==> flow/design.v <==
module CPU(clk, rst, memoryData, memoryAddress, dataOut, readSignal, writeSignal, AC);
input clk;
input rst;  
input [15:0] memoryData;
reg [3:0] state;
reg [5:0] PC;
reg [10:0] MAR;
reg signed [15:0] MBR;
reg [3:0] opcode;
reg M;
reg [15:0] IR;
reg zeroFlag, overflowFlag, carryFlag, negativeFlag;
output reg readSignal;
output reg writeSignal;
output reg signed [15:0] AC;
output reg [15:0] dataOut; 
output reg [10:0] memoryAddress;
reg signed [15:0] result;
parameter Load = 4'd1, Store = 4'd2, Add = 4'd3, Sub = 4'd4, Mul = 4'd5, Div = 4'd6 , Branch = 4'd7, BRZ = 4'd8;
always @ (posedge clk) begin
	if (rst) begin
	PC <= 0;
	state = 0;
	AC <= 0;
	dataOut <= 0;
	memoryAddress <= 0;
	zeroFlag = 0;
	overflowFlag = 0;
	carryFlag = 0;
	negativeFlag = 0;
	readSignal = 1;
	writeSignal = 0;
	end
	else
	case (state)
		0: begin  
			MAR <= PC;
			state = 1;
		end
		1: begin  
			writeSignal = 0;
			readSignal = 1;
			memoryAddress <= MAR;
			PC <= PC + 1;
			state = 2;
		end
		2:state = 3;  
		3: begin
			MBR <= memoryData;
			state = 4;
		end
		4: begin
			IR <= MBR;
			state = 5;
		end
		5: begin  
			opcode <= IR[15:12];
			M <= IR[11];
			MAR <= IR[10:0];
			state = 6;
		end
		6: begin
				if (opcode == Branch) begin  
					PC <= MAR; 
					state = 0;
				end
				else if (opcode == BRZ) begin  
					if(zeroFlag == 1 && M == 1) begin
						PC <= MAR;
						state = 0;
					end
					else begin
						state = 0;
					end
				end
				else begin
					state = 7;
				end
		end
		7: begin
			if (opcode == Store) begin
				memoryAddress <= MAR;
			end
			state = 8;
		end
		8: begin
			if (opcode == Store) begin  
				writeSignal = 1;
				readSignal = 0;
				dataOut <= AC;
				state = 0;
			end
			else begin
				state = 9;
			end
		end
		9: begin
			writeSignal = 0;
			readSignal = 1;
			if(M == 1) begin
				memoryAddress <= MAR;
			end
			state = 10;
			end
		10: begin
			state = 11;
		end
		11: begin
			if (M == 1) begin
				MBR <= memoryData;
			end
			else if (M == 0) begin
				MBR <= $signed(IR[10:0]);
			end
			state = 12;
		end
		12: begin  
			if (opcode == Load) begin  
				AC <= MBR;
				state = 0;
			end
			else if (opcode != Add && opcode != Sub && opcode != Mul && opcode != Div) begin  
				state = 0;
			end
			else begin
				case(opcode)
				Add :  
					begin
					{carryFlag, result} = AC + MBR;
					zeroFlag = (result==0)? 1:0;
					if(AC[15]==MBR[15]) begin
					  if(MBR[15]==result[15])begin
					  overflowFlag = 0;
					  end
					  else begin
					  overflowFlag = 1;
					  end
					end
					else begin
					overflowFlag = 0;
					end						
					negativeFlag =(result[15]==1)? 1:0;	
					end
				Sub :  
					begin
					{carryFlag, result} = AC - MBR;
					zeroFlag = (result==0)? 1:0;
					if(AC[15]==MBR[15]) begin
					  if(MBR[15]==result[15])begin
					  overflowFlag = 0;
					  end
					  else begin
					  overflowFlag = 1;
					  end
					end
					else begin
					overflowFlag = 0;
					end
					negativeFlag =(result[15]==1)? 1:0;
					end
				Mul :  
					begin
					result = AC * MBR;
					zeroFlag = (result==0)? 1:0;
					if(result > 16'h0FFF || result < 16'hF000) begin
					overflowFlag = 1;
					end
					else begin
						overflowFlag = 0;
					end
					negativeFlag =(result[15]==1)? 1:0;
					end	
				Div :  
					begin
					if (MBR == 0) result = 0;  
					else result = AC / MBR;
					zeroFlag = (result==0)? 1:0;
					negativeFlag =(result[15]==1)? 1:0;
					end						
			endcase  
			AC <= result;
			state = 0;
			end
		end
	endcase
end
endmodule
clock: 42.0 ns
lec_check: 0
abc_area: 0
cap_margin: 0
cell_pad_in_sites_detail_placement: 1
cell_pad_in_sites_global_placement: 3
core_aspect_ratio: 1.32
core_margin: 2
core_utilization: 40
cts_cluster_size: 34
gpl_routability_driven: 0
gpl_timing_driven: 1
min_routing_layer: met1
slew_margin: 20
tns_end_percent: 95
run.sh (not shown) runs the stock make flow with config.mk's settings and CLKGATE_MAP_FILE=.
Next try:
- ABC_AREA: 0 -> unset
- CAP_MARGIN: 0 -> 20
- CELL_PAD_IN_SITES_DETAIL_PLACEMENT: 1 -> unset
- CELL_PAD_IN_SITES_GLOBAL_PLACEMENT: 3 -> unset
- CORE_ASPECT_RATIO: 1.32 -> unset
- CORE_UTILIZATION: 40 -> 52
- CTS_CLUSTER_SIZE: 34 -> unset
- GPL_ROUTABILITY_DRIVEN: 0 -> unset
- GPL_TIMING_DRIVEN: 1 -> unset
- MIN_ROUTING_LAYER: met1 -> unset
- PLACE_DENSITY: unset -> 0.6
- TNS_END_PERCENT: 95 -> unset
- clock period: 42.0 -> 38.3 ns (I/O delays scaled with it)
=> Final area goes down by 0.58%. Non-clock buffer count goes down by 4. Flip-flop count stays the same. Synthesized area stays the same. Total power is higher by 13%. Setup slack loses 1.3 ns. Synthesized cell count stays the same. Clock skew barely changes. Cell count falls by about 5%. Clock-buffer cell count does not change.
Next try:
- CORE_ASPECT_RATIO: unset -> 0.97
- CORE_UTILIZATION: 52 -> 40
- GPL_TIMING_DRIVEN: unset -> 0
- clock period: 38.3 -> 42.0 ns (I/O delays scaled with it)
After rerunning:
- The changed run completed with no timing, DRC or antenna violations
- synthesized cell count is unchanged
- area after synthesis is unchanged
- design area rises slightly
- wire length rises by a few percent
- final cell count rises by a little under a tenth
- first-iteration DRC count rises by a quarter to a third
- register-to-register slack gets worse by 0.21 ns
Next try:
- ABC_AREA: unset -> 1
- CORE_ASPECT_RATIO: 0.97 -> unset
- CORE_UTILIZATION: 40 -> 41
- CTS_CLUSTER_DIAMETER: unset -> 188
- CTS_CLUSTER_SIZE: unset -> 46
- GPL_TIMING_DRIVEN: 0 -> unset
Die area fell by about 3%.
Design area goes down by 3.0%.
First-iteration DRC count shrinks by 6.3%.
Via count stays flat.
Synthesized cell count goes up by about 20%.

========
RTL: the design.v shown in full above, as it stands there.
==> flow/config.mk <==
export PLATFORM = sky130hd
export DESIGN_NAME = CPU
export DESIGN_NICKNAME = CPU
export VERILOG_FILES = /design/flow/design.v
export SDC_FILE = /design/flow/constraint.sdc
export NUM_CORES = 4
export LEC_CHECK = 0
export ABC_AREA = 1
export CAP_MARGIN = 25
export CORE_ASPECT_RATIO = 0.95
export CORE_MARGIN = 5
export CORE_UTILIZATION = 59
export CTS_CLUSTER_DIAMETER = 268
export CTS_CLUSTER_SIZE = 100
export MAX_ROUTING_LAYER = met4
export PLACE_DENSITY_LB_ADDON = 0.19
export SETUP_SLACK_MARGIN = 5.0
export SLEW_MARGIN = 10
==> flow/constraint.sdc <==
create_clock -name core_clock -period 35.8 [get_ports {clk}]
set_input_delay 7.1600 -clock core_clock [delete_from_list [all_inputs] [get_ports {clk}]]
set_output_delay 7.1600 -clock core_clock [all_outputs]
set_load 0.01 [all_outputs]
Rerun with:
Settings changed: ABC_AREA 1 to 0, CAP_MARGIN 25 to 10, CORE_ASPECT_RATIO 0.95 to 0.56, CORE_UTILIZATION 59 to 50, CTS_CLUSTER_DIAMETER 268 to 44, CTS_CLUSTER_SIZE 100 to not set, GPL_TIMING_DRIVEN set to 0, HOLD_SLACK_MARGIN set to 0.21, PLACE_DENSITY_LB_ADDON 0.19 to 0.03.
After rerunning: Wire length rose by 25%. Worst hold slack is about the same. Clock skew rose by 0.0039 ns. Power hardly moves. Combinational power rose by 9.3%. Sequential share of layout area fell by 1.2 points. Cell count fell by 8.1%. Via count rose by 2.4%. Final area rose by 8.9%. Clock power hardly moves.
Rerun with:
Settings changed: CAP_MARGIN 10 to 5, CELL_PAD_IN_SITES_DETAIL_PLACEMENT set to 2, CELL_PAD_IN_SITES_GLOBAL_PLACEMENT set to 1, CORE_ASPECT_RATIO 0.56 to 0.52, CTS_CLUSTER_DIAMETER 44 to 252, CTS_CLUSTER_SIZE set to 25, GPL_ROUTABILITY_DRIVEN set to 1, HOLD_SLACK_MARGIN 0.21 to not set, MAX_ROUTING_LAYER met4 to met5, PLACE_DENSITY_LB_ADDON 0.03 to 0.06, SETUP_SLACK_MARGIN 5.0 to not set.
What happened: The new run never finished: it broke off in 3_5_place_dp (DPL-0033); die area hardly moves; area after synthesis is unchanged; synthesized cell count does not change.

========
## rev 12
RTL: the design.v shown in full above, as it stands there.
Settings: LEC_CHECK=0, ABC_AREA=0, CAP_MARGIN=10, CORE_ASPECT_RATIO=1.75, CORE_MARGIN=2, CORE_UTILIZATION=71, CTS_CLUSTER_DIAMETER=44, CTS_CLUSTER_SIZE=74, MAX_ROUTING_LAYER=met4, PLACE_DENSITY_LB_ADDON=0.19, SETUP_SLACK_MARGIN=5.0, SLEW_MARGIN=10, TNS_END_PERCENT=5; clock period 27.5 ns.
Stage in which a tool error killed rev 12: global routing.
Setup changes, rev 12 to rev 13
Settings: CORE_ASPECT_RATIO changed from 1.75 to 0.95; PLACE_DENSITY_LB_ADDON removed (was 0.19); CORE_UTILIZATION changed from 71 to 63; CTS_CLUSTER_SIZE removed (was 74); TNS_END_PERCENT removed (was 5); the clock period (ns, I/O delays scaled along) changed from 27.5 to 29.9.
--- outcome ---
Rev 13 reached the final stage; the timing, DRC and antenna checks on its layout passed.
Core region area is lower on rev 12
From rev 13 to rev 12, register share after synthesis did not move at all.
Side by side, number of placement rows turned out lower in rev 13 than in rev 12.
Reported for rev 13 and rev 12, AND-OR/OR-AND share of the synthesized area turned out identical to the last digit.
Total half-perimeter wirelength after legalization and detailed placement, rev 13 and rev 12: smaller value in rev 13
Compared with rev 12, rev 13 shows a post-placement worst setup slack that is 0.93 ns higher.
Rev 13 ended with more width of the die than rev 12.
Relative to rev 12, the total instance count after detailed placement of rev 13 is higher by 0.32%.

========
Starts from the design.v that is shown in full above.
export LEC_CHECK = 0
export ABC_AREA = 1
export CAP_MARGIN = 20
export CORE_MARGIN = 2
export CORE_UTILIZATION = 72
export PLACE_DENSITY = 0.6
export SETUP_SLACK_MARGIN = 2.47
export SLEW_MARGIN = 20
create_clock -name core_clock -period 28.8 [get_ports {clk}]
The first run died in global routing on GRT-0232.
Edit:
- ABC_AREA: 1 -> default
- CORE_UTILIZATION: 72 -> 59
- PLACE_DENSITY: 0.6 -> default
- SETUP_SLACK_MARGIN: 2.47 -> default
- clock period: 28.8 -> 21.5 ns (I/O delays scaled with it)
What happened: The changed run ended with an error in global routing (ODB-0269). Die size came out higher by 22%. Synthesized cell count came out lower by 17%. Synthesized area came out higher by 0.76%.
Edit:
- CELL_PAD_IN_SITES_DETAIL_PLACEMENT: default -> 2
- CORE_UTILIZATION: 59 -> 40
- TNS_END_PERCENT: default -> 95
- clock period: 21.5 -> 42.0 ns (I/O delays scaled with it)
After rerunning: The new run reached the layout checks and failed them: max-capacitance violations, max-slew violations, negative setup slack. Die size grows by 46%. Synthesized area is unchanged. Synthesized cell count does not change.
Edit:
- CELL_PAD_IN_SITES_DETAIL_PLACEMENT: 2 -> default
- CORE_ASPECT_RATIO: default -> 0.74
- CORE_UTILIZATION: 40 -> 44
- CTS_CLUSTER_SIZE: default -> 73
- GPL_TIMING_DRIVEN: default -> 1
- MAX_ROUTING_LAYER: default -> met4
- PLACE_DENSITY: default -> 0.6
- SLEW_MARGIN: 20 -> 15
- TNS_END_PERCENT: 95 -> default
=> This time the run produced a clean layout; sequential power hardly moves; core utilization came out higher by 4.4 points; design area is lower slightly; clock-buffer cell count goes up by 1; routed wire length went down by well over a third; worst setup slack improves by 4.9 ns; via count goes down by about a fifth; final cell count decreases slightly; sequential cell count does not change; total power falls by a little under a tenth.

========
== maple ==
Starts from the design.v that is shown in full above.
make LEC_CHECK=0 ABC_AREA=0 CAP_MARGIN=20 CELL_PAD_IN_SITES_GLOBAL_PLACEMENT=2 CORE_MARGIN=2 CORE_UTILIZATION=41 CTS_CLUSTER_DIAMETER=188 CTS_CLUSTER_SIZE=99 PLACE_DENSITY=0.6 SLEW_MARGIN=20 finish   # period 42.0 ns
Changes in lagoon relative to maple:
# maple
export LEC_CHECK = 0
export ABC_AREA = 0
export CAP_MARGIN = 20
export CELL_PAD_IN_SITES_GLOBAL_PLACEMENT = 2
export CORE_MARGIN = 2
export CORE_UTILIZATION = 41
export CTS_CLUSTER_DIAMETER = 188
export CTS_CLUSTER_SIZE = 99
export PLACE_DENSITY = 0.6
export SLEW_MARGIN = 20
create_clock -name core_clock -period 42.0 [get_ports {clk}]
# lagoon
export LEC_CHECK = 0
export CAP_MARGIN = 20
export CORE_MARGIN = 2
export CORE_UTILIZATION = 40
export PLACE_DENSITY = 0.6
export SLEW_MARGIN = 20
create_clock -name core_clock -period 38.3 [get_ports {clk}]
### Flow results
- [diff] minimum setup slack in the final design, lagoon relative to maple: regression
- lagoon: wire length per cell lower than maple
- Summary — detailed-routed wire length on met2, lagoon relative to maple: lower, by 6.2%.
- Taking maple as the reference, in lagoon design area ~0 delta, netlist area before placement ~0 delta, utilization -1.1 points.
- Comparing maple with lagoon, the number of maximum-capacitance constraint violations came out essentially unchanged.
- [lagoon] via count rose 357 relative to maple
- Of the two values seen for master of the slowest instance on the critical path, nor4_4 was produced by maple and o311ai_1 by lagoon.
- Count of nets after finishing of lagoon is on par with maple.
The following lists how willow was set up differently from lagoon:
# lagoon
export LEC_CHECK = 0
export CAP_MARGIN = 20
export CORE_MARGIN = 2
export CORE_UTILIZATION = 40
export PLACE_DENSITY = 0.6
export SLEW_MARGIN = 20
create_clock -name core_clock -period 38.3 [get_ports {clk}]
# willow
export LEC_CHECK = 0
export ABC_AREA = 1
export CAP_MARGIN = 20
export CORE_MARGIN = 2
export CORE_UTILIZATION = 72
export CTS_CLUSTER_SIZE = 99
export PLACE_DENSITY = 0.6
export SLEW_MARGIN = 20
create_clock -name core_clock -period 58.2 [get_ports {clk}]
- Any difference in clock edge transition at the registers on the reported setup and hold paths between willow and lagoon is small enough to ignore.
- willow reports a higher setup slack than lagoon does.
- Changes observed in willow relative to lagoon: routed wire length fell by 7.1%; total power fell by 34%.
Relative to willow, the following input files were edited for indigo:
# willow
export LEC_CHECK = 0
export ABC_AREA = 1
export CAP_MARGIN = 20
export CORE_MARGIN = 2
export CORE_UTILIZATION = 72
export CTS_CLUSTER_SIZE = 99
export PLACE_DENSITY = 0.6
export SLEW_MARGIN = 20
create_clock -name core_clock -period 58.2 [get_ports {clk}]
# indigo
export LEC_CHECK = 0
export ABC_AREA = 1
export CAP_MARGIN = 20
export CORE_MARGIN = 2
export CORE_UTILIZATION = 65
export CTS_CLUSTER_SIZE = 72
export PLACE_DENSITY = 0.6
export SLEW_MARGIN = 20
create_clock -name core_clock -period 24.0 [get_ports {clk}]
## What came out
indigo terminated abnormally: 5_1_grt reported GRT-0232. Relative to willow, the row count measured on indigo has increased by a few percent. Share of flip-flops with an asynchronous set or reset after synthesis: indigo vs willow, no meaningful difference. Area fraction in full adders, half adders and majority gates: willow vs indigo identical. Summary of the comparison: pre-placement core utilization is lower in indigo, relative to willow. Compared with willow, in indigo die width now larger, post-place instance area shows an increase of 21%, worst setup timing slack at the placement stage now smaller, number of buffers inserted to repair setup after CTS went up by 196, count of placed standard cells including taps went up about 18%. On quantity of gates resized following cts: between indigo and willow, it ends up higher for indigo. willow fits on a die that is smaller than the die of indigo.
## Diff of input files: nickel against indigo
# indigo
export LEC_CHECK = 0
export ABC_AREA = 1
export CAP_MARGIN = 20
export CORE_MARGIN = 2
export CORE_UTILIZATION = 65
export CTS_CLUSTER_SIZE = 72
export PLACE_DENSITY = 0.6
export SLEW_MARGIN = 20
create_clock -name core_clock -period 24.0 [get_ports {clk}]
# nickel
export LEC_CHECK = 0
export CAP_MARGIN = 20
export CORE_MARGIN = 2
export CORE_UTILIZATION = 40
export PLACE_DENSITY = 0.6
export SLEW_MARGIN = 20
create_clock -name core_clock -period 42.0 [get_ports {clk}]
Results
- nickel: PASS, flow complete, no timing, DRC or antenna violations
- ~same sequential-to-total area share from yosys stat in indigo and nickel
- In the tables for indigo and nickel, post-CTS setup buffer count reads higher with indigo.
- Compared with indigo, in nickel chip area line of the yosys report has increased, post-place setup slack has increased, total standard cell area after synthesis has increased, vertical die dimension has increased, placed wire-length estimate has decreased.
- Die area was higher in the run labelled nickel.
- On placeable core region, indigo beats nickel.
- nickel against indigo: die outline width moved up, share of synthesized cell area in and, or, nand and nor gates moved down.
Setup changes, nickel to amber
# nickel
export LEC_CHECK = 0
export CAP_MARGIN = 20
export CORE_MARGIN = 2
export CORE_UTILIZATION = 40
export PLACE_DENSITY = 0.6
export SLEW_MARGIN = 20
create_clock -name core_clock -period 42.0 [get_ports {clk}]
# amber
export LEC_CHECK = 0
export ABC_AREA = 0
export CAP_MARGIN = 0
export CELL_PAD_IN_SITES_DETAIL_PLACEMENT = 0
export CELL_PAD_IN_SITES_GLOBAL_PLACEMENT = 3
export CORE_ASPECT_RATIO = 1.32
export CORE_MARGIN = 2
export CORE_UTILIZATION = 40
export CTS_CLUSTER_DIAMETER = 328
export CTS_CLUSTER_SIZE = 34
export GPL_ROUTABILITY_DRIVEN = 0
export GPL_TIMING_DRIVEN = 1
export MIN_ROUTING_LAYER = met1
export PLACE_DENSITY_LB_ADDON = 0.16
export SLEW_MARGIN = 20
export TNS_END_PERCENT = 95
create_clock -name core_clock -period 42.0 [get_ports {clk}]
### Flow results
Relative to nickel, the average wire length per cell after detail routing measured on amber has increased by a few percent. Status: utilization parity (nickel, amber). The final critical delay including setup and external delays of amber falls short of that of nickel by 0.0071 ns.
Power figures rest on the tool's default switching activity, not on a simulated workload.
